### design/flow/design.v
`timescale 1ns/1ns
 `timescale 1ns/1ns
module signed_shifter (input wire [4-1:0] i,
                       input wire signed [16:0] D,
                       output reg signed [16:0] Q);
always @ *
begin
Q = D >>> i;  
end
endmodule
 `timescale 1ns/1ns
module rotator (
    input wire clk,
    input wire rst,
    input wire signed  [16:0]    x_i,
    input wire signed  [16:0]    y_i,
    output wire signed [16:0]    x_o,
    output wire signed [16:0]    y_o
    );
    parameter integer iteration             = 0;  
    parameter signed [16:0] tangle = 0;  
    reg signed [16:0] x_1;
    reg signed [16:0] y_1;
    wire signed [16:0] x_i_shifted;
    wire signed [16:0] y_i_shifted;
    signed_shifter x_shifter(iteration,x_i,x_i_shifted);
    signed_shifter y_shifter(iteration,y_i,y_i_shifted);
    always @ (posedge clk)
        if (rst) begin
            x_1 <= 0;
            y_1 <= 0;
            end else begin
            if (y_i > 0) begin   
                x_1 <= x_i + y_i_shifted;  
                y_1 <= y_i - x_i_shifted;  
                end else begin
                x_1 <= x_i - y_i_shifted;  
                y_1 <= y_i + x_i_shifted;  
            end
        end
        assign x_o = x_1;
        assign y_o = y_1;
endmodule
 `timescale 1ns/1ns
module cordic (
    input wire clk,
    input wire rst,
    input wire                        valid_i,
    input wire signed [16:0]    x_i,
    input wire signed [16:0]    y_i,
    output wire                        valid_o,
    output wire signed [16:0]    x_o,
    output wire signed [16:0]    y_o
    );
    function [16:0] tanangle;
        input [3:0] i;
        begin
            case (i)
                4'b0000: tanangle = 17'd25735;     
                4'b0001: tanangle = 17'd15192;     
                4'b0010: tanangle = 17'd8027;      
                4'b0011: tanangle = 17'd4075;      
                4'b0100: tanangle = 17'd2045;      
                4'b0101: tanangle = 17'd1024;      
                4'b0110: tanangle = 17'd512;       
                4'b0111: tanangle = 17'd256;       
                4'b1000: tanangle = 17'd128;       
                4'b1001: tanangle = 17'd64;        
                4'b1010: tanangle = 17'd32;        
                4'b1011: tanangle = 17'd16;        
                4'b1100: tanangle = 17'd8;         
                4'b1101: tanangle = 17'd4;         
                4'b1110: tanangle = 17'd2;         
                4'b1111: tanangle = 17'd1;         
            endcase
        end
    endfunction
    wire signed [16:0] x [16-1:0];
    wire signed [16:0] y [16-1:0];
    assign x[0]    = x_i < 0  ? -x_i 
                                : x_i;
    assign y[0]    = y_i < 0  ? -y_i
                                : y_i;
    assign x_o     = x[16-1];
    assign y_o     = y[16-1];
    reg [16-2:0] valid_pipe;
    always @ (posedge clk)
        if (rst)
            valid_pipe <= 0;
        else
            valid_pipe <= {valid_pipe[16-3:0], valid_i};
    assign valid_o = valid_pipe[16-2];
    genvar i;
    generate
    for(i = 0;i<16-1;i = i+1)
    begin
        rotator #(.iteration(i), .tangle(tanangle(i))) U (clk,rst,x[i],y[i],x[i+1],y[i+1]);
    end
    endgenerate
endmodule
### design/flow/config.mk
export PLATFORM = sky130hd
export DESIGN_NAME = cordic
export DESIGN_NICKNAME = cordic
export VERILOG_FILES = /design/flow/design.v
export SDC_FILE = /design/flow/constraint.sdc
export NUM_CORES = 4
export LEC_CHECK = 0
export ABC_AREA = 1
export CAP_MARGIN = 20
export CORE_MARGIN = 2
export CORE_UTILIZATION = 72
export CTS_CLUSTER_DIAMETER = 375
export CTS_CLUSTER_SIZE = 95
export SLEW_MARGIN = 20
export TNS_END_PERCENT = 5
### design/flow/run.sh
#!/bin/bash
# the make line also repeats each setting of config.mk as NAME=value (left out here)
make -C /OpenROAD-flow-scripts/flow DESIGN_CONFIG=/design/flow/config.mk WORK_HOME=/design/flow/orfs CLKGATE_MAP_FILE= finish
### design/flow/constraint.sdc
create_clock -name core_clock -period 2.73 [get_ports {clk}]
set_input_delay 0.5460 -clock core_clock [delete_from_list [all_inputs] [get_ports {clk}]]
set_output_delay 0.5460 -clock core_clock [all_outputs]
set_load 0.01 [all_outputs]
==> impl_metrics.toml, run 1 <==
# physical design summary
[run_status]
status = "did not finish"
stop_stage = "clock tree synthesis (4_1_cts)"
firstError = "[ERROR DPL-0033] detailed placement checks failed during check placement."

[synthesis]
edf_count = 0
synth.net_count = 7172
xor_area_share_pct = 5.31
ys_types = 55
mux_area_share_pct = 0
ys_cells = 6544
synth_seq_share_pct = 24.0
syn_area_mm2 = 0.0437
avgSynthCellArea_um2 = 6.68
synth_top_area_share_pct = 24.0
synth_chip_area_mm2 = 0.0437
synth_cells = 6544
top_cell = "nand2_1"
top_logic_kind = "AND-OR/OR-AND gates"
ys_ff = 524
common_cells = "nand2_1 (1104), inv_1 (936), a21oi_1 (899), nor2_1 (660), o21ai_0 (622)"
ys_sh_aoi_pct = 22.2
topCellsByArea = "dfxtp_1 (24%), ha_1 (16%), a21oi_1 (10%)"
ys_warn_count = 47
async_flop_share_pct = 0
ys.flop_type = "dfxtp_1"
yosys.area_share.adder_pct = 17.4
simple_gate_area_share_pct = 21.9
yosysTopAreaCell = "dfxtp_1"

[placed_design]
dp_hpwl_um = 125000
port-buffer-count = 71
place_ws_ps = -1450
gp_congestion = 1.08

[die]
core_region_area_mm2 = 0.0602
chipHeight_um = 250
dieArea_mm2 = 0.0627
num_rows = 90
die_w_um = 250
fp_util_pct = 72.6
io_pins = 72
[metrics by stage]
stage | instance area, um^2 | hold WS [ps] | instances | setup TNS [ps]
after floorplan | 44100 | 388 | 6544 | -14550
after detailed placement | 55800 | 392 | 8687 | -152780
after global placement | 55800 | 389 | 8687 | -88490
==> run 2: changes to the inputs <==
ABC_AREA = unset   (was 1)
CORE_UTILIZATION = 58   (was 72)
CTS_CLUSTER_DIAMETER = unset   (was 375)
CTS_CLUSTER_SIZE = 45   (was 95)
TNS_END_PERCENT = unset   (was 5)
clock period = 2.8 ns   (was 2.73 ns; I/O delays follow)
==> run 2 against run 1 <==
Effect of this change: synthesized cell count down 19%; the flow stops in global routing (5_1_grt); die size up 18%; area after synthesis down 4.8%.
==> impl_metrics.toml, run 2 <==
# physical design summary
[run_status]
status = "did not finish"
stop_stage = "global routing (5_1_grt)"

[placed_design]
place_inst = 7718
dpl_cell_area_mm2 = 0.0562
port-buffer-count = 71
gp_congestion = 0.946
dp_hpwl_um = 98400

[synthesis]
ys_types = 73
common_cells = "nor2_1 (706), ha_1 (560), dfxtp_1 (524), a21oi_1 (380), inv_1 (375)"
ys_ff = 524
synth_chip_area_mm2 = 0.0416
topCellsByArea = "dfxtp_1 (25%), ha_1 (17%), xnor2_1 (7.0%)"
top_cell = "nor2_1"
top_logic_kind = "simple AND/OR/NAND/NOR gates"
ys.flop_type = "dfxtp_1"
mux_area_share_pct = 0.905
syn_area_mm2 = 0.0416
synth_seq_share_pct = 25.2
ys_sh_aoi_pct = 18.0
yosysTopAreaCell = "dfxtp_1"
synth_top_area_share_pct = 25.2
xor_area_share_pct = 11.3
synth.net_count = 5919
avgSynthCellArea_um2 = 7.87
ys_cells = 5291
synth_cells = 5291
async_flop_share_pct = 0
ys_warn_count = 47
edf_count = 0
yosys.area_share.adder_pct = 18.4
simple_gate_area_share_pct = 21.5

[die]
num_rows = 98
fp_util_pct = 58.4
dieArea_mm2 = 0.0739
io_pins = 72
chipHeight_um = 272
die_w_um = 272
core_region_area_mm2 = 0.0712

[cts]
htreeDepth = 2
cts.sinks = 524
clock_path_buffers = 3
cts_made_buffers = 57
clock_tree.root_cell = "clkbuf_16"
## run 2: repair_timing
item,4_1_cts
resized,591
hold buffers,0
gates cloned,6
setup buffers,287
setup endpoints to repair,393
pin swaps,552
## run 2: metrics by stage
stage               setup TNS (ps)  setup WS, ps
CTS                        -207270         -1360
detailed placement         -275990         -1660
global placement           -250980         -1600
floorplan                  -139520         -1220
==> run 3: changes to the inputs <==
CORE_ASPECT_RATIO = 1.35   (was unset)
CORE_UTILIZATION = 70   (was 58)
CTS_CLUSTER_SIZE = 89   (was 45)
SETUP_SLACK_MARGIN = -0.25   (was unset)
clock period = 3.98 ns   (was 2.8 ns; I/O delays follow)
==> run 3 against run 2 <==
Effect of this change: now fails the layout checks on setup timing; synthesized cell count is the same; die size shrank 17%; area after synthesis is the same.
==> impl_metrics.toml, run 3 <==
# yosys + openroad results
[cts]
htreeDepth = 2
cts.sinks = 524
clk_latency_ps = 630
cts_tree = "done"
clock_path_buffers = 3
clock_tree.root_cell = "clkbuf_16"
clkTransAtPathRegs_ps = 70
cts_made_buffers = 53

[die]
dieArea_mm2 = 0.0614
die_w_um = 214
io_pins = 72
chipHeight_um = 287
fp_util_pct = 71.0
num_rows = 103
core_region_area_mm2 = 0.0586

[global_routing]
grt_pass1_vias = 39942
grt-ovfl-total = 0
track_usage_pct = 37.3
grt_max_degree = 166
antenna_found_initial = 1
grt_pass1_wl_um = 188000

[layout]
fill_cells = 3379
fin_nets = 6513
syn_to_final_growth_pct = 21.2
final_util_pct = 86.0
design_area_mm2 = 0.0504

[synthesis]
ys_cells = 5291
synth.net_count = 5919
synth_seq_share_pct = 25.2
common_cells = "nor2_1 (706), ha_1 (560), dfxtp_1 (524), a21oi_1 (380), inv_1 (375)"
ys_ff = 524
simple_gate_area_share_pct = 21.5
ys_warn_count = 47
top_logic_kind = "simple AND/OR/NAND/NOR gates"
ys.flop_type = "dfxtp_1"
async_flop_share_pct = 0
synth_top_area_share_pct = 25.2
avgSynthCellArea_um2 = 7.87
edf_count = 0
top_cell = "nor2_1"
xor_area_share_pct = 11.3
ys_types = 73
ys_sh_aoi_pct = 18.0
yosysTopAreaCell = "dfxtp_1"
mux_area_share_pct = 0.905
synth_chip_area_mm2 = 0.0416
syn_area_mm2 = 0.0416
yosys.area_share.adder_pct = 18.4
topCellsByArea = "dfxtp_1 (25%), ha_1 (17%), xnor2_1 (7.0%)"
synth_cells = 5291

[timing]
finalSetupViolCount = 76
worst_pin_slew_ps = 913
min_period_ps = 4560
setup_slack_ps = -582
rsz0062_at_grt = "yes"
finalClockPeriodUsage_pct = 115
worst_slew_margin_rel_pct = 38.7
hold_viol_final = 0
max_freq_mhz = 219
finClkSkew_ps = 25.8
slew_violations = 0

[run]
warnings = 70
cap_violations = 0

[critical_path]
cp.arrival_ps = 5090
endpoint = "genblk1[2].U.y_1[16]"
startpoint_type = "flip-flop"
worstSetupPathType = "reg2reg"
reg2reg_slack_ps = -580
crit_buf_inv = 2
endpoint_kind = "flip-flop"
cp-startpoint = "genblk1[1].U.y_1[3]"
crit_chain = "inv_2, ha_4, or4b_4, nor4b_4, nand2_2, or3_4, nor2b_4, o21ai_2, inv_1, fa_2, nor2b_4, o21ai_4, a21boi_4, o21a_1, o21ai_2, a21oi_2, o221ai_4, a21oi_4, nand4_1, o211ai_1"
cpLargestDelayFamily = "simple AND/OR/NAND/NOR gates"
path_max_fanout = 6
regToRegStartpoint = "genblk1[1].U.y_1[3]"
slowest_stage = "or4b_4"
crit_cells = 20
required_ps = 4510
rr_worst_depth = 20
cpPeakStageDelay_ps = 490
worstReg2RegEnd = "genblk1[2].U.y_1[16]"

[drt]
first_pass_iters = 9
drc = 0
ant_nets = 0
post_drt_wl_per_cell_um = 18.3
post_drt_via_cell_ratio = 6.09
diodes = 0
drt_iter0_drc = 3546
via_count = 40906
totalWireLength_um = 123000

[run_status]
so_faults = "setup timing"
status = "finished with violations"

[hold_path]
min_path_type = "reg2reg"
min_from = "valid_pipe[3]"
min_to = "valid_pipe[4]"
hold-path-cell-count = 1

[placed_design]
port-buffer-count = 71
gp_congestion = 0.930
dpl_cell_area_mm2 = 0.0471
dp_hpwl_um = 86700
run 3: cell type report:
| cell class | count | area [um^2] | area share (%) |
|---|---|---|---|
| Inverter | 376 | 1410 | 2.80 |
| Sequential cell | 524 | 10500 | 20.8 |
| Clock inverter | 28 | 479 | 0.950 |
| Tap cell | 787 | 985 | 1.95 |
| Multi-Input combinational cell | 4255 | 30300 | 60.0 |
| Clock buffer | 70 | 1450 | 2.87 |
| Timing Repair Buffer | 675 | 5340 | 10.6 |
run 3: timing repair:
| action | CTS | global route |
|---|---|---|
| hold buffers | 0 | 0 |
| pin swaps | 20 | 116 |
| setup endpoints to repair | 46 | 151 |
| setup buffers | 24 | 27 |
| resized | 53 | 247 |
run 3: stage by stage:
step                std cells  setup slack [ps]  hold slack (ps)  TNS [ps]
floorplan                5291              -231              414     -3240
global placement         6572              -758              418    -23320
detailed placement       6572              -821              423    -33730
CTS                      6693              -294              433    -13420
global route             6715              -662              455    -38370
finish                   6715              -582              430    -12900
run 3: routing by layer:
layer | track usage [%] | routed length, um | vias to the layer above | part of all wire [%]
met4 | 21.5 | 8190 | 2 | 6.7
li1 | - | - | 19685 | -
met5 | 0 | 13 | - | 0.011
met3 | 5.70 | 6790 | 602 | 5.5
met1 | 41.4 | 47200 | 19092 | 38
met2 | 66.9 | 60900 | 1525 | 49
==> run 4: changes to the inputs <==
CAP_MARGIN = 0   (was 20)
CELL_PAD_IN_SITES_GLOBAL_PLACEMENT = 0   (was unset)
CORE_ASPECT_RATIO = unset   (was 1.35)
CTS_CLUSTER_DIAMETER = 46   (was unset)
CTS_CLUSTER_SIZE = unset   (was 89)
GPL_TIMING_DRIVEN = 1   (was unset)
HOLD_SLACK_MARGIN = 0.06   (was unset)
MAX_ROUTING_LAYER = met4   (was unset)
MIN_ROUTING_LAYER = met1   (was unset)
SETUP_SLACK_MARGIN = 0.47   (was -0.25)
TNS_END_PERCENT = 95   (was unset)
clock period = 4.36 ns   (was 3.98 ns; I/O delays follow)
==> run 4 against run 3 <==
Effect of this change: fails the layout checks on capacitance limit, slew limit, setup timing; worst setup slack worse by 110 ps; cell count fell by 1.4%; synthesized cell count is the same; routed wire length increased by 9.3%; worst hold slack improved by 6.4 ps; sequential cell count unchanged.
==> impl_metrics.toml, run 4 <==
# yosys + openroad results
[layout]
fill_cells = 2974
regArea_mm2 = 0.0105
syn_to_final_growth_pct = 24.9
instances_no_fill = 6623
logic_area_mm2 = 0.0321
fin_nets = 6414
final_util_pct = 88.2

[drt]
totalWireLength_um = 135000
drc = 0
post_drt_via_cell_ratio = 6.37
via_count = 42189
first_pass_iters = 10
post_drt_wl_per_cell_um = 20.3
drt_iter0_drc = 4233
ant_nets = 0

[timing]
worst_slew_margin_rel_pct = -12.4
finClkSkew_ps = 21.5
slew_violations = 4
rsz0062_at_grt = "yes"
max_freq_mhz = 198
min_period_ps = 5050
worst_pin_slew_ps = 1670
hold_viol_final = 0
finalSetupViolCount = 23
fin_hold_ws_ps = 436
finalClockPeriodUsage_pct = 116
setup_slack_ps = -693

[critical_path]
worstSetupPathType = "reg2reg"
reg2reg_slack_ps = -690
crit_path_frequent_cell = "buf_4"
cp.arrival_ps = 5410
crit_buf_inv = 5
cp-startpoint = "genblk1[2].U.y_1[5]"
cpLargestDelayFamily = "simple AND/OR/NAND/NOR gates"
regToRegStartpoint = "genblk1[2].U.y_1[5]"
endpoint_kind = "flip-flop"
startpoint_type = "flip-flop"
path_max_fanout = 4
cpPeakStageDelay_ps = 1300
crit_cells = 19
endpoint = "genblk1[3].U.x_1[9]"
worstReg2RegEnd = "genblk1[3].U.x_1[9]"
required_ps = 4720
rr_worst_depth = 19
slowest_stage = "nor3_1"
crit_chain = "nor2_4, nor4b_4, nor3b_4, nor4b_4, buf_4, a21o_1, buf_6, nor2_4, xnor2_2, ha_1, buf_6, o21ai_4, a21boi_2, o21ai_2, a211oi_2, buf_4, buf_4, o31a_1, nor3_1"

[synthesis]
top_cell = "nor2_1"
async_flop_share_pct = 0
ys_ff = 524
xor_area_share_pct = 11.3
syn_area_mm2 = 0.0416
synth_seq_share_pct = 25.2
yosysTopAreaCell = "dfxtp_1"
synth_cells = 5291
ys_types = 73
synth_chip_area_mm2 = 0.0416
ys_warn_count = 47
edf_count = 0
ys.flop_type = "dfxtp_1"
synth.net_count = 5919
ys_sh_aoi_pct = 18.0
common_cells = "nor2_1 (706), ha_1 (560), dfxtp_1 (524), a21oi_1 (380), inv_1 (375)"
yosys.area_share.adder_pct = 18.4
avgSynthCellArea_um2 = 7.87
simple_gate_area_share_pct = 21.5
ys_cells = 5291
top_logic_kind = "simple AND/OR/NAND/NOR gates"
mux_area_share_pct = 0.905
topCellsByArea = "dfxtp_1 (25%), ha_1 (17%), xnor2_1 (7.0%)"
synth_top_area_share_pct = 25.2

[die]
die_w_um = 248
num_rows = 89
fp_util_pct = 70.7
core_region_area_mm2 = 0.0589
io_pins = 72
chipHeight_um = 248
dieArea_mm2 = 0.0614

[run_status]
status = "finished with violations"
so_faults = "capacitance limit, slew limit, setup timing"

[placed_design]
dp_hpwl_um = 79100
port-buffer-count = 71
place_inst = 6232
gp_congestion = 0.940
place_ws_ps = -417

[global_routing]
grt_max_degree = 200
grt_pass1_vias = 37630
grt_pass1_wl_um = 182000
track_usage_pct = 36.6
antenna_found_initial = 8
grt-ovfl-total = 0

[cts]
clkTransAtPathRegs_ps = 60
htreeDepth = 3
clk_latency_ps = 620
holdBufCountCts = 0
clock_tree.root_cell = "clkbuf_16"
cts.sinks = 524
cts_made_buffers = 69
cts_tree = "done"
clock_path_buffers = 3

[run]
cap_violations = 2
warnings = 74

[hold_path]
min_path_type = "reg2reg"
hold-path-cell-count = 1
min_from = "valid_pipe[1]"
min_to = "valid_pipe[2]"
==> run 4: metrics by stage <==
stage                     setup TNS (ps)  cell area (um^2)
after global placement             -2970             44900
after CTS                              0             49100
after detailed placement           -4100             44900
after floorplan                        0             42000
after global routing              -13910             52000
final                              -9140             52000
==> run 4: final cells by class <==
class	instances	share of cell area (%)
timing repair buffer	560	8.86
clock buffer	83	3.56
clock inverter	41	0.958
inverter	376	2.72
antenna	11	0.0530
tap	773	1.86
multi-input combinational	4255	61.7
sequential	524	20.3
==> run 4: per-layer routing <==
metal / up-vias / global-route usage [%] / part of all wire (%)
li1: 19498 / - / -
met1: 19445 / 46.1 / 39
met2: 2424 / 59.5 / 45
met3: 822 / 4.91 / 8.6
met4: 0 / 14.2 / 6.6
met5: - / - / 0
==> run 4: what timing repair did <==
item | in CTS | in global routing
buffers inserted | 148 | 108
gates resized | 226 | 533
endpoints found under the setup margin | 132 | 214
pin swaps | 158 | 346
==> run 5: changes to the inputs <==
ABC_AREA = 1   (was unset)
CAP_MARGIN = 20   (was 0)
CELL_PAD_IN_SITES_GLOBAL_PLACEMENT = unset   (was 0)
CORE_UTILIZATION = 72   (was 70)
CTS_CLUSTER_DIAMETER = 400   (was 46)
CTS_CLUSTER_SIZE = 100   (was unset)
GPL_TIMING_DRIVEN = unset   (was 1)
HOLD_SLACK_MARGIN = 0.28   (was 0.06)
MIN_ROUTING_LAYER = unset   (was met1)
PLACE_DENSITY = 0.42   (was unset)
SETUP_SLACK_MARGIN = -0.13   (was 0.47)
TNS_END_PERCENT = unset   (was 95)
clock period = 2.54 ns   (was 4.36 ns; I/O delays follow)
==> run 5 against run 4 <==
Effect of this change: the flow now stops in clock tree synthesis (4_1_cts); synthesized cell count up 24%; die size up 2.1%; area after synthesis rose by 5.0%.
==> impl_metrics.toml, run 5 <==
# physical design summary
[synthesis]
ys_types = 55
synth_top_area_share_pct = 24.0
yosysTopAreaCell = "dfxtp_1"
avgSynthCellArea_um2 = 6.68
synth_chip_area_mm2 = 0.0437
ys_warn_count = 47
xor_area_share_pct = 5.31
syn_area_mm2 = 0.0437
common_cells = "nand2_1 (1104), inv_1 (936), a21oi_1 (899), nor2_1 (660), o21ai_0 (622)"
async_flop_share_pct = 0
edf_count = 0
synth_seq_share_pct = 24.0
ys_cells = 6544
top_logic_kind = "AND-OR/OR-AND gates"
ys_ff = 524
ys_sh_aoi_pct = 22.2
topCellsByArea = "dfxtp_1 (24%), ha_1 (16%), a21oi_1 (10%)"
simple_gate_area_share_pct = 21.9
yosys.area_share.adder_pct = 17.4
synth_cells = 6544
mux_area_share_pct = 0
top_cell = "nand2_1"
synth.net_count = 7172
ys.flop_type = "dfxtp_1"

[die]
die_w_um = 250
dieArea_mm2 = 0.0627
chipHeight_um = 250
io_pins = 72
core_region_area_mm2 = 0.0602
fp_util_pct = 72.6
num_rows = 90

[run_status]
status = "did not finish"
firstError = "[ERROR DPL-0038] Utilization greater than 100%, impossible to legalize"
stop_stage = "clock tree synthesis (4_1_cts)"

[placed_design]
place_inst = 8926
gp_congestion = 1.08
dp_hpwl_um = 147000
port-buffer-count = 71
## run 5: per-stage QoR
step,setup slack (ps),instance area [um^2],util [%]
3_5_place_dp,-1580,58600,97.2
2_1_floorplan,-339,45100,-
3_3_place_gp,-1220,58600,97.2
==> run 6: changes to the inputs <==
ABC_AREA = 0   (was 1)
CELL_PAD_IN_SITES_DETAIL_PLACEMENT = 1   (was unset)
CORE_UTILIZATION = 40   (was 72)
CTS_CLUSTER_DIAMETER = unset   (was 400)
CTS_CLUSTER_SIZE = unset   (was 100)
HOLD_SLACK_MARGIN = unset   (was 0.28)
MAX_ROUTING_LAYER = unset   (was met4)
PLACE_DENSITY = unset   (was 0.42)
SETUP_SLACK_MARGIN = unset   (was -0.13)
TNS_END_PERCENT = 60   (was unset)
clock period = 4.6 ns   (was 2.54 ns; I/O delays follow)
==> run 6 against run 5 <==
Effect of this change: die size rose by 70%; now clean on timing, DRC and antenna; synthesized cell count decreased by 19%; area after synthesis shrank 4.8%.
==> impl_metrics.toml, run 6 <==
# yosys + openroad results
[placed_design]
place_ws_ps = -415
dp_hpwl_um = 98600
gp_congestion = 0.885
port-buffer-count = 71

[die]
dieArea_mm2 = 0.107
num_rows = 118
fp_util_pct = 40.3
chipHeight_um = 327
io_pins = 72
core_region_area_mm2 = 0.103
die_w_um = 327

[critical_path]
required_ps = 5210
worstReg2RegEnd = "genblk1[2].U.x_1[16]"
endpoint = "genblk1[2].U.x_1[16]"
cp.arrival_ps = 5010
crit_chain = "inv_1, ha_2, or4b_4, nor4b_4, nand2_1, or3_4, nor2b_2, buf_4, o31ai_1, xor2_1, ha_1, o21ai_2, a21boi_2, o21ai_2, a21oi_2, a41oi_2, a211oi_2, o31a_1, or3_1, a21oi_1"
cpPeakStageDelay_ps = 490
cp-startpoint = "genblk1[1].U.y_1[3]"
cpLargestDelayFamily = "simple AND/OR/NAND/NOR gates"
crit_path_frequent_cell = "o21ai_2"
path_max_fanout = 4
endpoint_kind = "flip-flop"
slowest_stage = "or4b_4"
reg2reg_slack_ps = 200
startpoint_type = "flip-flop"
crit_cells = 20
rr_worst_depth = 20
regToRegStartpoint = "genblk1[1].U.y_1[3]"
worstSetupPathType = "reg2reg"
crit_buf_inv = 2

[synthesis]
ys_types = 73
ys_warn_count = 47
synth_chip_area_mm2 = 0.0416
xor_area_share_pct = 11.3
yosysTopAreaCell = "dfxtp_1"
mux_area_share_pct = 0.905
common_cells = "nor2_1 (706), ha_1 (560), dfxtp_1 (524), a21oi_1 (380), inv_1 (375)"
synth_cells = 5291
ys_ff = 524
yosys.area_share.adder_pct = 18.4
synth_seq_share_pct = 25.2
top_logic_kind = "simple AND/OR/NAND/NOR gates"
ys_sh_aoi_pct = 18.0
ys.flop_type = "dfxtp_1"
ys_cells = 5291
avgSynthCellArea_um2 = 7.87
synth_top_area_share_pct = 25.2
edf_count = 0
topCellsByArea = "dfxtp_1 (25%), ha_1 (17%), xnor2_1 (7.0%)"
top_cell = "nor2_1"
syn_area_mm2 = 0.0416
synth.net_count = 5919
async_flop_share_pct = 0
simple_gate_area_share_pct = 21.5

[timing]
max_freq_mhz = 227
setup_slack_ps = 204
worst_pin_slew_ps = 849
finalClockPeriodUsage_pct = 95.6
finalSetupTns_ps = 0
worst_slew_margin_rel_pct = 43.4
rsz0062_at_grt = "yes"
hold_viol_final = 0
finalSetupViolCount = 0
min_period_ps = 4400
slew_violations = 0
finClkSkew_ps = 35.4

[run]
warnings = 65
cap_violations = 0

[cts]
holdBufCountCts = 0
cts.sinks = 524
cts_made_buffers = 59
clock_path_buffers = 3
htreeDepth = 2
clkTransAtPathRegs_ps = 70
cts_tree = "done"
clk_latency_ps = 710
clock_tree.root_cell = "clkbuf_16"

[global_routing]
grt_pass1_vias = 40352
grt_max_degree = 140
grt_pass1_wl_um = 204000
track_usage_pct = 22.8
antenna_found_initial = 0
grt-ovfl-total = 0

[drt]
diodes = 0
totalWireLength_um = 125000
drt_iter0_drc = 1609
ant_nets = 0
post_drt_via_cell_ratio = 5.51
via_count = 38311
post_drt_wl_per_cell_um = 18.0
first_pass_iters = 5
drc = 0

[hold_path]
min_path_type = "reg2reg"
hold-path-cell-count = 1
min_to = "valid_pipe[5]"
min_from = "valid_pipe[4]"

[layout]
syn_to_final_growth_pct = 15.3
fin_nets = 6154

[run_status]
status = "complete, no violations"
==> run 6: per-stage QoR <==
stage / hold WS (ps) / instances / utilization (%) / instance area, um^2
after global placement: 419 / 6835 / 43.9 / 45300
after detailed placement: 425 / 6835 / 43.9 / 45300
final: 436 / 6956 / 46.4 / 48000
after global routing: 456 / 6956 / 46.4 / 48000
after floorplan: 414 / 5291 / - / 41600
after CTS: 439 / 6946 / 45.9 / 47500
==> run 6: what timing repair did <==
item / CTS / global route
endpoints found under the setup margin: 21 / 115
endpoints found under the hold margin: 0 / 0
pin swaps: 4 / 31
setup buffers: 0 / 10
resized: 19 / 126
==> run 6: cell type report <==
type | instances | area [um^2]
clock buffer | 77 | 1660
timing repair buffer | 310 | 2560
multi-input combinational | 4255 | 29700
tap | 1380 | 1730
fill | 12605 | 55400
sequential | 524 | 10500
clock inverter | 34 | 437
inverter | 376 | 1410
==> run 6: routing by layer <==
layer	track usage [%]	part of all wire (%)
met5	0	0
met2	42.4	50
met3	2.44	2.8
met1	27.5	44
met4	6.68	2.8
==> run 7: changes to the inputs <==
ABC_AREA = 1   (was 0)
CAP_MARGIN = 5   (was 20)
CELL_PAD_IN_SITES_DETAIL_PLACEMENT = unset   (was 1)
CORE_UTILIZATION = 72   (was 40)
CTS_CLUSTER_DIAMETER = 231   (was unset)
SETUP_SLACK_MARGIN = 0.13   (was unset)
TNS_END_PERCENT = unset   (was 60)
clock period = 1.55 ns   (was 4.6 ns; I/O delays follow)
==> run 7 against run 6 <==
Effect of this change: the flow now stops in detailed placement (3_5_place_dp); synthesized cell count is 24% higher; die size decreased by 41%; area after synthesis rose by 5.0%.
==> impl_metrics.toml, run 7 <==
# physical design summary
[synthesis]
ys_sh_aoi_pct = 22.2
ys_types = 55
synth_seq_share_pct = 24.0
common_cells = "nand2_1 (1104), inv_1 (936), a21oi_1 (899), nor2_1 (660), o21ai_0 (622)"
edf_count = 0
xor_area_share_pct = 5.31
synth.net_count = 7172
simple_gate_area_share_pct = 21.9
synth_chip_area_mm2 = 0.0437
avgSynthCellArea_um2 = 6.68
ys_cells = 6544
async_flop_share_pct = 0
ys_ff = 524
topCellsByArea = "dfxtp_1 (24%), ha_1 (16%), a21oi_1 (10%)"
mux_area_share_pct = 0
ys.flop_type = "dfxtp_1"
synth_top_area_share_pct = 24.0
top_logic_kind = "AND-OR/OR-AND gates"
yosysTopAreaCell = "dfxtp_1"
synth_cells = 6544
syn_area_mm2 = 0.0437
ys_warn_count = 47
yosys.area_share.adder_pct = 17.4
top_cell = "nand2_1"

[die]
dieArea_mm2 = 0.0627
core_region_area_mm2 = 0.0602
die_w_um = 250
num_rows = 90
io_pins = 72
chipHeight_um = 250
fp_util_pct = 72.6

[run_status]
stop_stage = "detailed placement (3_5_place_dp)"
status = "did not finish"
firstError = "[ERROR DPL-0038] Utilization greater than 100%, impossible to legalize"

[placed_design]
gp_congestion = 1.04
port-buffer-count = 71
==> run 8: changes to the inputs <==
ABC_AREA = unset   (was 1)
CAP_MARGIN = 20   (was 5)
CELL_PAD_IN_SITES_GLOBAL_PLACEMENT = 2   (was unset)
CORE_MARGIN = 3   (was 2)
CORE_UTILIZATION = 40   (was 72)
CTS_CLUSTER_DIAMETER = unset   (was 231)
GPL_ROUTABILITY_DRIVEN = 0   (was unset)
SETUP_SLACK_MARGIN = 1.05   (was 0.13)
clock period = 4.6 ns   (was 1.55 ns; I/O delays follow)
==> run 8 against run 7 <==
Effect of this change: now clean on timing, DRC and antenna; area after synthesis fell by 4.8%; synthesized cell count fell by 19%; die size rose by 72%.
==> impl_metrics.toml, run 8 <==
# yosys + openroad results
[run_status]
status = "complete, no violations"

[die]
chipHeight_um = 329
fp_util_pct = 40.6
io_pins = 72
num_rows = 117
die_w_um = 329
core_region_area_mm2 = 0.102
dieArea_mm2 = 0.108

[drt]
drc = 0
first_pass_iters = 5
diodes = 0
ant_nets = 0
post_drt_via_cell_ratio = 5.21
via_count = 39270
drt_iter0_drc = 1700
post_drt_wl_per_cell_um = 17.6
totalWireLength_um = 133000

[synthesis]
xor_area_share_pct = 11.3
common_cells = "nor2_1 (706), ha_1 (560), dfxtp_1 (524), a21oi_1 (380), inv_1 (375)"
ys_ff = 524
ys_warn_count = 47
ys_cells = 5291
synth_top_area_share_pct = 25.2
synth_cells = 5291
ys_sh_aoi_pct = 18.0
syn_area_mm2 = 0.0416
top_cell = "nor2_1"
edf_count = 0
mux_area_share_pct = 0.905
synth.net_count = 5919
simple_gate_area_share_pct = 21.5
synth_seq_share_pct = 25.2
ys_types = 73
ys.flop_type = "dfxtp_1"
yosysTopAreaCell = "dfxtp_1"
topCellsByArea = "dfxtp_1 (25%), ha_1 (17%), xnor2_1 (7.0%)"
synth_chip_area_mm2 = 0.0416
async_flop_share_pct = 0
yosys.area_share.adder_pct = 18.4
top_logic_kind = "simple AND/OR/NAND/NOR gates"
avgSynthCellArea_um2 = 7.87

[placed_design]
dp_hpwl_um = 94400
port-buffer-count = 71

[cts]
cts.sinks = 524
clk_latency_ps = 640
cts_tree = "done"
holdBufCountCts = 0
clock_tree.root_cell = "clkbuf_16"
clock_path_buffers = 3
cts_made_buffers = 68
htreeDepth = 3
clkTransAtPathRegs_ps = 70

[hold_path]
min_path_type = "reg2reg"
min_from = "valid_pipe[4]"
min_to = "valid_pipe[5]"
hold-path-cell-count = 1

[global_routing]
antenna_found_initial = 1
grt_pass1_wl_um = 206000
grt_max_degree = 151
grt_pass1_vias = 38436
track_usage_pct = 23.3
grt-ovfl-total = 0

[timing]
finalSetupTns_ps = 0
rsz0062_at_grt = "yes"
worst_slew_margin_rel_pct = 34.9
finClkSkew_ps = 39.9
worst_pin_slew_ps = 975
slew_violations = 0
finalClockPeriodUsage_pct = 92.7
min_period_ps = 4260
hold_viol_final = 0
finalSetupViolCount = 0
max_freq_mhz = 234

[critical_path]
worstSetupPathType = "reg2reg"
worstReg2RegEnd = "genblk1[2].U.x_1[16]"
endpoint = "genblk1[2].U.x_1[16]"
path_max_fanout = 5
slowest_stage = "or4b_4"
cp-startpoint = "genblk1[1].U.y_1[3]"
crit_cells = 23
endpoint_kind = "flip-flop"
rr_worst_depth = 23
cpPeakStageDelay_ps = 490
required_ps = 5170
crit_chain = "inv_2, ha_4, or4b_4, nor4b_4, nand2_1, buf_4, buf_4, buf_4, buf_4, buf_4, buf_4, buf_4, buf_4, buf_4, buf_4, buf_4, nor2_1, ha_1, nand3_1, nand2_1, o31a_1, or3_1, a21oi_1"
regToRegStartpoint = "genblk1[1].U.y_1[3]"
crit_path_frequent_cell = "buf_4"
cpLargestDelayFamily = "simple AND/OR/NAND/NOR gates"
crit_buf_inv = 12
reg2reg_slack_ps = 340
startpoint_type = "flip-flop"
cp.arrival_ps = 4840

[layout]
fin_nets = 6742
syn_to_final_growth_pct = 41.6

[run]
warnings = 71
cap_violations = 0
## run 8: through the flow
step                instances  utilization [%]  worst slack, ps  hold slack [ps]  cell area [um^2]
finish                   7536             57.5              335              438             58900
global route             7536             57.5              129              453             58900
CTS                      7322             52.5              376              437             53800
detailed placement       6764             44.4             -203              423             45500
global placement         6764             44.4             -174              416             45500
floorplan                5291                -              332              414             42400
## run 8: cell type report
cell class / instances / area (um^2)
Clock buffer: 82 / 1850
Clock inverter: 42 / 581
Fill cell: 9406 / 43500
Inverter: 376 / 1420
Multi-Input combinational cell: 4258 / 35100
Sequential cell: 524 / 10600
Tap cell: 1368 / 1710
Timing Repair Buffer: 886 / 7680
## run 8: repair_timing
| action | CTS | global route |
|---|---|---|
| setup endpoints to repair | 290 | 287 |
| buffers inserted | 431 | 206 |
| gates cloned | 3 | 8 |
| gates resized | 710 | 777 |
| endpoints found under the hold margin | 0 | 0 |
| pin swaps | 515 | 635 |
## run 8: per-layer routing
metal  part of all wire [%]  up-vias  global-route usage (%)
li1                       -    20126                       -
met1                     50    18484                    33.5
met2                     46      503                    37.4
met3                    2.5      157                    2.13
met4                    2.1        0                    6.04
met5                      0        -                       0
==> run 9: changes to the inputs <==
ABC_AREA = 0   (was unset)
CAP_MARGIN = 30   (was 20)
CELL_PAD_IN_SITES_DETAIL_PLACEMENT = 1   (was unset)
CELL_PAD_IN_SITES_GLOBAL_PLACEMENT = 3   (was 2)
CORE_ASPECT_RATIO = 1.6   (was unset)
CORE_MARGIN = 8   (was 3)
GPL_ROUTABILITY_DRIVEN = unset   (was 0)
MAX_ROUTING_LAYER = met4   (was unset)
MIN_ROUTING_LAYER = met2   (was unset)
SETUP_SLACK_MARGIN = unset   (was 1.05)
TNS_END_PERCENT = 60   (was unset)
==> run 9 against run 8 <==
Effect of this change: critical path depth down 5; still clean; final area fell by 17%; clock skew down 16 ps; cell count down 6.3%; count of clock-buffer cells in the layout down 4.
==> impl_metrics.toml, run 9 <==
# yosys + openroad results
[run_status]
status = "complete, no violations"

[synthesis]
topCellsByArea = "dfxtp_1 (25%), ha_1 (17%), xnor2_1 (7.0%)"
ys_ff = 524
ys.flop_type = "dfxtp_1"
ys_cells = 5291
synth_top_area_share_pct = 25.2
ys_sh_aoi_pct = 18.0
xor_area_share_pct = 11.3
yosys.area_share.adder_pct = 18.4
synth_chip_area_mm2 = 0.0416
mux_area_share_pct = 0.905
synth_cells = 5291
syn_area_mm2 = 0.0416
async_flop_share_pct = 0
synth.net_count = 5919
synth_seq_share_pct = 25.2
top_logic_kind = "simple AND/OR/NAND/NOR gates"
simple_gate_area_share_pct = 21.5
edf_count = 0
ys_types = 73
yosysTopAreaCell = "dfxtp_1"
avgSynthCellArea_um2 = 7.87
ys_warn_count = 47
common_cells = "nor2_1 (706), ha_1 (560), dfxtp_1 (524), a21oi_1 (380), inv_1 (375)"
top_cell = "nor2_1"

[timing]
finClkSkew_ps = 23.5
finalClockPeriodUsage_pct = 95.4
finalSetupViolCount = 0
min_period_ps = 4390
slew_violations = 0
rsz0062_at_grt = "yes"
hold_viol_final = 0
max_freq_mhz = 228
worst_slew_margin_rel_pct = 41.7
worst_pin_slew_ps = 868

[critical_path]
path_max_fanout = 6
startpoint_type = "flip-flop"
cpPeakStageDelay_ps = 530
rr_worst_depth = 18
endpoint = "genblk1[11].U.x_1[16]"
reg2reg_slack_ps = 210
worstSetupPathType = "reg2reg"
crit_cells = 18
crit_buf_inv = 1
cp.arrival_ps = 4940
cp-startpoint = "genblk1[10].U.y_1[11]"
crit_chain = "inv_1, nand2_1, or4_1, nor2_1, nand2_1, and2_1, a21o_1, fa_1, nor2b_1, o21ai_0, a21boi_0, o21ai_0, a211oi_1, o31ai_1, o2111ai_1, a21oi_1, xnor2_1, nor2_1"
required_ps = 5150
regToRegStartpoint = "genblk1[10].U.y_1[11]"
worstReg2RegEnd = "genblk1[11].U.x_1[16]"
slowest_stage = "or4_1"
cpLargestDelayFamily = "AND-OR/OR-AND gates"
endpoint_kind = "flip-flop"

[layout]
final_util_pct = 47.4
fill_cells = 12621
fin_nets = 6280
design_area_mm2 = 0.0489
syn_to_final_growth_pct = 17.5

[die]
dieArea_mm2 = 0.115
io_pins = 72
num_rows = 149
fp_util_pct = 40.4
core_region_area_mm2 = 0.103
chipHeight_um = 424
die_w_um = 271

[drt]
post_drt_wl_per_cell_um = 19.2
totalWireLength_um = 136000
drc = 0
wl_met2_um = 80400
dr_wl_met3_um = 46700
wl_met1_um = 0
via_count = 53100
routed.top_layer = "met4"
ant_nets = 0
drt_iter0_drc = 6608
first_pass_iters = 6
post_drt_via_cell_ratio = 7.52

[placed_design]
gp_congestion = 0.979
dp_hpwl_um = 107000
port-buffer-count = 71
dpl_cell_area_mm2 = 0.0463

[hold_path]
min_from = "valid_pipe[6]"
min_to = "valid_pipe[7]"
hold-path-cell-count = 1
min_path_type = "reg2reg"

[cts]
cts_tree = "done"
clock_tree.root_cell = "clkbuf_16"
clk_latency_ps = 680
cts.sinks = 524
clkTransAtPathRegs_ps = 70
cts_made_buffers = 57
clock_path_buffers = 3
holdBufCountCts = 0
htreeDepth = 2

[global_routing]
track_usage_pct = 35.7
grt_pass1_wl_um = 212000
antenna_found_initial = 0
grt-ovfl-total = 0
grt_max_degree = 124
grt_pass1_vias = 58594

[run]
warnings = 69
cap_violations = 0
-- run 9: stage by stage --
| step | TNS [ps] | hold slack [ps] | cells | worst slack, ps |
|---|---|---|---|---|
| 6_report | 0 | 443 | 7061 | 211 |
| 5_1_grt | -189 | 463 | 7059 | -80.5 |
| 4_1_cts | 0 | 454 | 7055 | 14.0 |
| 3_5_place_dp | -4880 | 429 | 6947 | -466 |
| 3_3_place_gp | -2190 | 430 | 6947 | -283 |
| 2_1_floorplan | 0 | 414 | 5291 | 24.7 |
-- run 9: per-layer routing --
metal	global-route usage, %	vias up
met5	-	-
met4	5.26	0
met3	39.3	942
met2	47.2	14035
met1	-	19097
li1	-	19026
-- run 9: what timing repair did --
item,4_1_cts,5_1_grt
endpoints found under the setup margin,26,102
hold endpoints to repair,0,0
cloned,0,0
pin swaps,4,34
resized,24,137
setup buffers,1,4
-- run 9: area by class of cell --
class / count / area (um^2) / area share (%)
clock inverters: 29 / 412 / 0.842
flip-flops and latches: 524 / 10500 / 21.5
repair buffers: 438 / 3510 / 7.18
multi-input cells: 4255 / 29800 / 60.9
well taps: 1359 / 1700 / 3.48
diodes: 2 / 5.00 / 0.0102
clock buffers: 78 / 1600 / 3.26
inverters: 376 / 1410 / 2.89
==> run 10: changes to the inputs <==
ABC_AREA = unset   (was 0)
CAP_MARGIN = 40   (was 30)
CELL_PAD_IN_SITES_DETAIL_PLACEMENT = 2   (was 1)
CELL_PAD_IN_SITES_GLOBAL_PLACEMENT = 0   (was 3)
CORE_ASPECT_RATIO = unset   (was 1.6)
CORE_MARGIN = 2   (was 8)
CORE_UTILIZATION = 51   (was 40)
CTS_CLUSTER_DIAMETER = 46   (was unset)
GPL_TIMING_DRIVEN = 1   (was unset)
HOLD_SLACK_MARGIN = 0.06   (was unset)
MIN_ROUTING_LAYER = met1   (was met2)
PLACE_DENSITY_LB_ADDON = 0.04   (was unset)
SETUP_SLACK_MARGIN = 0.47   (was unset)
TNS_END_PERCENT = 35   (was 60)
clock period = 3.09 ns   (was 4.6 ns; I/O delays follow)
==> run 10 against run 9 <==
Effect of this change: the run now fails in detailed placement (3_5_place_dp); area after synthesis did not move; die size fell by 27%; synthesized cell count did not move.
==> impl_metrics.toml, run 10 <==
# physical design summary
[synthesis]
synth_cells = 5291
synth.net_count = 5919
ys_sh_aoi_pct = 18.0
syn_area_mm2 = 0.0416
ys_ff = 524
topCellsByArea = "dfxtp_1 (25%), ha_1 (17%), xnor2_1 (7.0%)"
ys_warn_count = 47
ys_types = 73
synth_top_area_share_pct = 25.2
mux_area_share_pct = 0.905
yosys.area_share.adder_pct = 18.4
edf_count = 0
yosysTopAreaCell = "dfxtp_1"
top_cell = "nor2_1"
top_logic_kind = "simple AND/OR/NAND/NOR gates"
xor_area_share_pct = 11.3
ys.flop_type = "dfxtp_1"
synth_seq_share_pct = 25.2
async_flop_share_pct = 0
common_cells = "nor2_1 (706), ha_1 (560), dfxtp_1 (524), a21oi_1 (380), inv_1 (375)"
simple_gate_area_share_pct = 21.5
synth_chip_area_mm2 = 0.0416
avgSynthCellArea_um2 = 7.87
ys_cells = 5291

[die]
dieArea_mm2 = 0.0839
num_rows = 104
chipHeight_um = 290
fp_util_pct = 51.6
io_pins = 72
die_w_um = 290
core_region_area_mm2 = 0.0807

[placed_design]
port-buffer-count = 71
gp_congestion = 0.935

[run_status]
status = "did not finish"
stop_stage = "detailed placement (3_5_place_dp)"
firstError = "[ERROR DPL-0033] detailed placement checks failed during check placement."
## run 10: per-stage QoR
step / setup WS, ps / cell area (um^2)
2_1_floorplan: -929 / 42900
3_3_place_gp: -1490 / 54200
==> run 11: changes to the inputs <==
CAP_MARGIN = 20   (was 40)
CELL_PAD_IN_SITES_DETAIL_PLACEMENT = 1   (was 2)
CELL_PAD_IN_SITES_GLOBAL_PLACEMENT = unset   (was 0)
CORE_UTILIZATION = 68   (was 51)
CTS_CLUSTER_DIAMETER = 38   (was 46)
CTS_CLUSTER_SIZE = 30   (was unset)
GPL_ROUTABILITY_DRIVEN = 1   (was unset)
GPL_TIMING_DRIVEN = 0   (was 1)
HOLD_SLACK_MARGIN = unset   (was 0.06)
MIN_ROUTING_LAYER = unset   (was met1)
PLACE_DENSITY_LB_ADDON = 0.13   (was 0.04)
SETUP_SLACK_MARGIN = unset   (was 0.47)
TNS_END_PERCENT = 60   (was 35)
clock period = 5.67 ns   (was 3.09 ns; I/O delays follow)
==> run 11 against run 10 <==
Effect of this change: the flow again stops in detailed placement (3_5_place_dp); die size shrank 25%; synthesized cell count is the same; area after synthesis is the same.
==> impl_metrics.toml, run 11 <==
# physical design summary
[run_status]
status = "did not finish"
stop_stage = "detailed placement (3_5_place_dp)"
firstError = "[ERROR DPL-0033] detailed placement checks failed during check placement."

[synthesis]
top_cell = "nor2_1"
mux_area_share_pct = 0.905
ys_cells = 5291
synth_chip_area_mm2 = 0.0416
synth_seq_share_pct = 25.2
avgSynthCellArea_um2 = 7.87
simple_gate_area_share_pct = 21.5
common_cells = "nor2_1 (706), ha_1 (560), dfxtp_1 (524), a21oi_1 (380), inv_1 (375)"
yosys.area_share.adder_pct = 18.4
synth_cells = 5291
ys.flop_type = "dfxtp_1"
topCellsByArea = "dfxtp_1 (25%), ha_1 (17%), xnor2_1 (7.0%)"
async_flop_share_pct = 0
synth_top_area_share_pct = 25.2
ys_warn_count = 47
edf_count = 0
xor_area_share_pct = 11.3
synth.net_count = 5919
ys_types = 73
ys_ff = 524
top_logic_kind = "simple AND/OR/NAND/NOR gates"
syn_area_mm2 = 0.0416
yosysTopAreaCell = "dfxtp_1"
ys_sh_aoi_pct = 18.0

[die]
die_w_um = 251
chipHeight_um = 251
dieArea_mm2 = 0.0632
io_pins = 72
core_region_area_mm2 = 0.0605
fp_util_pct = 68.8
num_rows = 90

[placed_design]
gp_congestion = 1.01
port-buffer-count = 70
==> run 11: through the flow <==
step           hold WS, ps  TNS [ps]  worst slack [ps]  area (um^2)
2_1_floorplan          414         0               854        41600
3_3_place_gp           421     -1400              -470        43300
==> run 12: changes to the inputs <==
ABC_AREA = 1   (was unset)
CELL_PAD_IN_SITES_DETAIL_PLACEMENT = unset   (was 1)
CELL_PAD_IN_SITES_GLOBAL_PLACEMENT = 0   (was unset)
CORE_ASPECT_RATIO = 0.9   (was unset)
CORE_UTILIZATION = 72   (was 68)
CTS_CLUSTER_DIAMETER = 209   (was 38)
CTS_CLUSTER_SIZE = unset   (was 30)
GPL_ROUTABILITY_DRIVEN = unset   (was 1)
GPL_TIMING_DRIVEN = 1   (was 0)
MIN_ROUTING_LAYER = met1   (was unset)
PLACE_DENSITY_LB_ADDON = 0.28   (was 0.13)
SETUP_SLACK_MARGIN = 0.85   (was unset)
TNS_END_PERCENT = 35   (was 60)
clock period = 3.31 ns   (was 5.67 ns; I/O delays follow)
==> run 12 against run 11 <==
Effect of this change: the run fails in global routing (5_1_grt); synthesized cell count up 24%; die size fell by 0.80%; area after synthesis is 5.0% higher.
==> impl_metrics.toml, run 12 <==
# physical design summary
[run_status]
status = "did not finish"
stop_stage = "global routing (5_1_grt)"
firstError = "[ERROR GRT-0232] Routing congestion too high. Check the congestion heatmap in the GUI."

[synthesis]
xor_area_share_pct = 5.31
synth_seq_share_pct = 24.0
ys.flop_type = "dfxtp_1"
yosysTopAreaCell = "dfxtp_1"
top_logic_kind = "AND-OR/OR-AND gates"
ys_warn_count = 47
ys_ff = 524
top_cell = "nand2_1"
syn_area_mm2 = 0.0437
simple_gate_area_share_pct = 21.9
synth_cells = 6544
topCellsByArea = "dfxtp_1 (24%), ha_1 (16%), a21oi_1 (10%)"
ys_cells = 6544
synth_chip_area_mm2 = 0.0437
ys_types = 55
synth.net_count = 7172
common_cells = "nand2_1 (1104), inv_1 (936), a21oi_1 (899), nor2_1 (660), o21ai_0 (622)"
synth_top_area_share_pct = 24.0
avgSynthCellArea_um2 = 6.68
ys_sh_aoi_pct = 22.2
mux_area_share_pct = 0
async_flop_share_pct = 0
yosys.area_share.adder_pct = 17.4
edf_count = 0

[placed_design]
dpl_cell_area_mm2 = 0.0495
port-buffer-count = 71
dp_hpwl_um = 109000
gp_congestion = 1.05
place_inst = 7707

[cts]
htreeDepth = 2
clock_path_buffers = 3
clock_tree.root_cell = "clkbuf_16"
cts.sinks = 524
cts_made_buffers = 54

[die]
fp_util_pct = 73.0
die_w_um = 264
dieArea_mm2 = 0.0627
io_pins = 72
core_region_area_mm2 = 0.0599
chipHeight_um = 238
num_rows = 85

[global_routing]
track_usage_pct = 92.3
grt-ovfl-total = 1301
-- run 12: metal layers --
layer | track usage (%) | overflow
met1 | 88.9 | 79
met4 | 94.6 | 355
met2 | 103 | 739
met3 | 82.3 | 128
met5 | - | -
-- run 12: what timing repair did --
action | CTS
pin swaps | 244
cloned | 6
hold buffers | 0
resized | 537
setup endpoints to repair | 416
setup buffers | 157
-- run 12: through the flow --
step | util [%] | setup WS (ps)
after floorplan | - | 281
after detailed placement | 82.7 | -666
after CTS | 91.2 | 274
after global placement | 82.7 | -541
==> run 13: changes to the inputs <==
CAP_MARGIN = 30   (was 20)
CELL_PAD_IN_SITES_DETAIL_PLACEMENT = 1   (was unset)
CELL_PAD_IN_SITES_GLOBAL_PLACEMENT = 3   (was 0)
CORE_ASPECT_RATIO = 1.6   (was 0.9)
CORE_MARGIN = 8   (was 2)
CORE_UTILIZATION = 40   (was 72)
CTS_CLUSTER_DIAMETER = unset   (was 209)
CTS_CLUSTER_SIZE = 17   (was unset)
GPL_ROUTABILITY_DRIVEN = 0   (was unset)
GPL_TIMING_DRIVEN = unset   (was 1)
HOLD_SLACK_MARGIN = 0.07   (was unset)
MAX_ROUTING_LAYER = met5   (was met4)
MIN_ROUTING_LAYER = met2   (was met1)
PLACE_DENSITY_LB_ADDON = unset   (was 0.28)
SETUP_SLACK_MARGIN = 0.09   (was 0.85)
TNS_END_PERCENT = 60   (was 35)
clock period = 4.52 ns   (was 3.31 ns; I/O delays follow)
==> run 13 against run 12 <==
Effect of this change: the run now finishes clean; synthesized cell count did not move; die size up 92%; area after synthesis unchanged.
==> impl_metrics.toml, run 13 <==
# yosys + openroad results
[run_status]
status = "complete, no violations"

[layout]
fin_nets = 7321
logic_area_mm2 = 0.0293
fill_cells = 14211
regArea_mm2 = 0.0105
design_area_mm2 = 0.0489
instances_no_fill = 8145
syn_to_final_growth_pct = 11.9

[critical_path]
crit_path_frequent_cell = "nand2_1"
path_max_fanout = 12
cp.arrival_ps = 4690
endpoint_kind = "flip-flop"
crit_chain = "nor2_1, nand2_1, nor2_1, nand4_1, nand2_2, inv_1, buf_4, nand2_1, xor2_1, ha_1, nand2_1, nor4_1, o21ai_0, nand2_1, nor2_1, nor3b_1"
crit_cells = 16
regToRegStartpoint = "genblk1[5].U.y_1[12]"
worstSetupPathType = "reg2reg"
rr_worst_depth = 16
slowest_stage = "nor3b_1"
startpoint_type = "flip-flop"
cp-startpoint = "genblk1[5].U.y_1[12]"
endpoint = "genblk1[6].U.x_1[13]"
cpPeakStageDelay_ps = 840
required_ps = 4990
crit_buf_inv = 2
cpLargestDelayFamily = "simple AND/OR/NAND/NOR gates"
reg2reg_slack_ps = 300
worstReg2RegEnd = "genblk1[6].U.x_1[13]"

[cts]
cts_tree = "done"
clock_tree.root_cell = "clkbuf_16"
clk_latency_ps = 710
clock_path_buffers = 3
cts_made_buffers = 58
htreeDepth = 2
clkTransAtPathRegs_ps = 70
cts.sinks = 524
holdBufCountCts = 0

[synthesis]
common_cells = "nand2_1 (1104), inv_1 (936), a21oi_1 (899), nor2_1 (660), o21ai_0 (622)"
top_cell = "nand2_1"
ys_cells = 6544
synth.net_count = 7172
synth_seq_share_pct = 24.0
ys_ff = 524
xor_area_share_pct = 5.31
mux_area_share_pct = 0
simple_gate_area_share_pct = 21.9
ys_types = 55
ys_sh_aoi_pct = 22.2
avgSynthCellArea_um2 = 6.68
ys.flop_type = "dfxtp_1"
syn_area_mm2 = 0.0437
async_flop_share_pct = 0
synth_chip_area_mm2 = 0.0437
synth_top_area_share_pct = 24.0
top_logic_kind = "AND-OR/OR-AND gates"
yosysTopAreaCell = "dfxtp_1"
ys_warn_count = 47
topCellsByArea = "dfxtp_1 (24%), ha_1 (16%), a21oi_1 (10%)"
synth_cells = 6544
edf_count = 0
yosys.area_share.adder_pct = 17.4

[drt]
first_pass_iters = 8
totalWireLength_um = 168000
ant_nets = 0
post_drt_wl_per_cell_um = 20.6
post_drt_via_cell_ratio = 7.76
via_count = 63205
drc = 0
drt_iter0_drc = 11224

[die]
num_rows = 153
fp_util_pct = 40.3
io_pins = 72
die_w_um = 277
dieArea_mm2 = 0.120
chipHeight_um = 434
core_region_area_mm2 = 0.109

[timing]
finalClockPeriodUsage_pct = 93.4
finClkSkew_ps = 52.7
max_freq_mhz = 237
finalSetupViolCount = 0
min_period_ps = 4220
fin_hold_ws_ps = 399
worst_slew_margin_rel_pct = 29.7
worst_pin_slew_ps = 1050
rsz0062_at_grt = "yes"
hold_viol_final = 0
finalSetupTns_ps = 0
slew_violations = 0

[global_routing]
grt_pass1_vias = 67108
track_usage_pct = 40.8
grt-ovfl-total = 0
grt_max_degree = 102
antenna_found_initial = 0
grt_pass1_wl_um = 257000

[run]
warnings = 69
cap_violations = 0

[placed_design]
dpl_cell_area_mm2 = 0.0467
place_inst = 8024
port-buffer-count = 71
dp_hpwl_um = 132000

[hold_path]
min_to = "valid_pipe[8]"
min_from = "valid_pipe[7]"
hold-path-cell-count = 2
min_path_type = "reg2reg"
[run 13: metal layers]
layer	up-vias	track usage [%]	part of all wire, %
met5	-	8.61	0.64
met4	38	7.13	11
met3	1873	44.4	33
met2	17080	57.3	55
met1	22141	-	0
li1	22073	-	-
[run 13: area by class of cell]
cell class	count	area share (%)
multi-input cells	4964	59.8
flip-flops and latches	524	21.5
inverters	947	7.28
well taps	1395	3.57
repair buffers	198	3.48
clock buffers	71	3.19
clock inverters	37	1.15
diodes	9	0.0461
[run 13: stage by stage]
| stage | util, % | setup WS [ps] |
|---|---|---|
| floorplan | - | 805 |
| global placement | 43.0 | 200 |
| detailed placement | 43.0 | 36.2 |
| CTS | 45.0 | 278 |
| global route | 45.0 | 25.6 |
| finish | 45.0 | 298 |
[run 13: timing repair]
action,4_1_cts,5_1_grt
setup endpoints to repair,1,33
cloned,0,0
resized,1,18
pin swaps,0,1
buffers inserted,0,3
==> run 14: changes to the inputs <==
ABC_AREA = unset   (was 1)
CAP_MARGIN = 40   (was 30)
CELL_PAD_IN_SITES_DETAIL_PLACEMENT = unset   (was 1)
CELL_PAD_IN_SITES_GLOBAL_PLACEMENT = 0   (was 3)
CORE_ASPECT_RATIO = unset   (was 1.6)
CORE_MARGIN = 2   (was 8)
CORE_UTILIZATION = 72   (was 40)
CTS_CLUSTER_DIAMETER = 46   (was unset)
CTS_CLUSTER_SIZE = unset   (was 17)
GPL_ROUTABILITY_DRIVEN = unset   (was 0)
GPL_TIMING_DRIVEN = 1   (was unset)
HOLD_SLACK_MARGIN = -0.08   (was 0.07)
MAX_ROUTING_LAYER = met4   (was met5)
MIN_ROUTING_LAYER = met1   (was met2)
SETUP_SLACK_MARGIN = 0.02   (was 0.09)
TNS_END_PERCENT = 35   (was 60)
clock period = 4.36 ns   (was 4.52 ns; I/O delays follow)
==> run 14 against run 13 <==
Effect of this change: the layout now fails its checks (setup timing); area after synthesis is 4.8% lower; cell count is 21% lower; sequential cell count stayed put; worst setup slack worse by 310 ps; synthesized cell count is 19% lower.
==> impl_metrics.toml, run 14 <==
# yosys + openroad results
[critical_path]
cp.arrival_ps = 4860
slowest_stage = "or4b_4"
cpPeakStageDelay_ps = 480
required_ps = 4850
endpoint_kind = "flip-flop"
cp-startpoint = "genblk1[1].U.y_1[2]"
crit_buf_inv = 1
crit_chain = "inv_2, ha_4, or4b_4, nor4b_4, nand2_1, or3_4, nor2b_4, nand2_2, o21ai_4, fa_2, nor2b_4, o21ai_2, a21boi_2, o21ai_2, a21oi_2, a41oi_2, a21oi_2, nand3_1, nor4bb_1, nor4_1"
path_max_fanout = 6
startpoint_type = "flip-flop"
reg2reg_slack_ps = -10
rr_worst_depth = 20
endpoint = "genblk1[2].U.x_1[14]"
worstReg2RegEnd = "genblk1[2].U.x_1[14]"
worstSetupPathType = "reg2reg"
crit_cells = 20
regToRegStartpoint = "genblk1[1].U.y_1[2]"
cpLargestDelayFamily = "simple AND/OR/NAND/NOR gates"

[cts]
clock_path_buffers = 3
clk_latency_ps = 620
holdBufCountCts = 0
clkTransAtPathRegs_ps = 60
clock_tree.root_cell = "clkbuf_16"
cts_made_buffers = 68
cts_tree = "done"
htreeDepth = 3
cts.sinks = 524

[placed_design]
dpl_cell_area_mm2 = 0.0452
place_inst = 6300
port-buffer-count = 71
gp_congestion = 0.948
dp_hpwl_um = 80400

[global_routing]
grt_pass1_vias = 36887
grt_pass1_wl_um = 176000
grt-ovfl-total = 0
grt_max_degree = 171
track_usage_pct = 36.1
antenna_found_initial = 0

[synthesis]
common_cells = "nor2_1 (706), ha_1 (560), dfxtp_1 (524), a21oi_1 (380), inv_1 (375)"
top_logic_kind = "simple AND/OR/NAND/NOR gates"
ys_cells = 5291
ys.flop_type = "dfxtp_1"
topCellsByArea = "dfxtp_1 (25%), ha_1 (17%), xnor2_1 (7.0%)"
ys_types = 73
yosys.area_share.adder_pct = 18.4
synth_seq_share_pct = 25.2
synth_chip_area_mm2 = 0.0416
ys_ff = 524
ys_sh_aoi_pct = 18.0
mux_area_share_pct = 0.905
yosysTopAreaCell = "dfxtp_1"
synth_top_area_share_pct = 25.2
edf_count = 0
synth.net_count = 5919
syn_area_mm2 = 0.0416
xor_area_share_pct = 11.3
ys_warn_count = 47
avgSynthCellArea_um2 = 7.87
top_cell = "nor2_1"
simple_gate_area_share_pct = 21.5
async_flop_share_pct = 0
synth_cells = 5291

[layout]
fill_cells = 3711
logic_area_mm2 = 0.0298
syn_to_final_growth_pct = 15.8
regArea_mm2 = 0.0105
design_area_mm2 = 0.0482
fin_nets = 6255
instances_no_fill = 6439

[die]
io_pins = 72
fp_util_pct = 72.4
num_rows = 88
dieArea_mm2 = 0.0597
core_region_area_mm2 = 0.0575
die_w_um = 244
chipHeight_um = 244

[run_status]
so_faults = "setup timing"
status = "finished with violations"

[drt]
diodes = 0
post_drt_wl_per_cell_um = 16.9
post_drt_via_cell_ratio = 6.01
ant_nets = 0
first_pass_iters = 5
drt_iter0_drc = 2649
via_count = 38670
drc = 0
totalWireLength_um = 109000

[timing]
slew_violations = 0
finClkSkew_ps = 26.8
finalSetupViolCount = 1
max_freq_mhz = 229
fin_hold_ws_ps = 438
rsz0062_at_grt = "yes"
finalClockPeriodUsage_pct = 100
worst_pin_slew_ps = 839
worst_slew_margin_rel_pct = 44.1
hold_viol_final = 0
setup_slack_ps = -12.1
min_period_ps = 4370
finalSetupTns_ps = -12.1

[hold_path]
min_path_type = "reg2reg"
hold-path-cell-count = 1
min_to = "valid_pipe[13]"
min_from = "valid_pipe[12]"

[run]
cap_violations = 0
warnings = 69
run 14: layer usage:
metal  vias to the layer above  global-route usage (%)  share of wire [%]
met4                         0                    12.3                3.6
met5                         -                       -                  0
met3                       298                    4.33                5.5
li1                      19163                       -                  -
met1                     17932                    45.6                 44
met2                      1277                    59.7                 46
run 14: layout make-up:
type / instances / share of cell area [%]
clock buffers: 81 / 3.71
clock inverters: 36 / 0.940
multi-input cells: 4255 / 61.9
inverters: 376 / 2.93
repair buffers: 402 / 6.78
well taps: 765 / 1.99
flip-flops and latches: 524 / 21.8
run 14: through the flow:
step | utilization, % | setup slack (ps)
3_3_place_gp | 78.6 | -629
5_1_grt | 83.9 | -163
4_1_cts | 82.9 | -31.2
2_1_floorplan | - | -37.5
6_report | 83.9 | -12.1
3_5_place_dp | 78.6 | -693
run 14: timing repair:
item / in CTS / in global routing
endpoints found under the setup margin: 29 / 116
pin swaps: 18 / 49
setup buffers: 9 / 13
gates resized: 43 / 144
gates cloned: 0 / 0
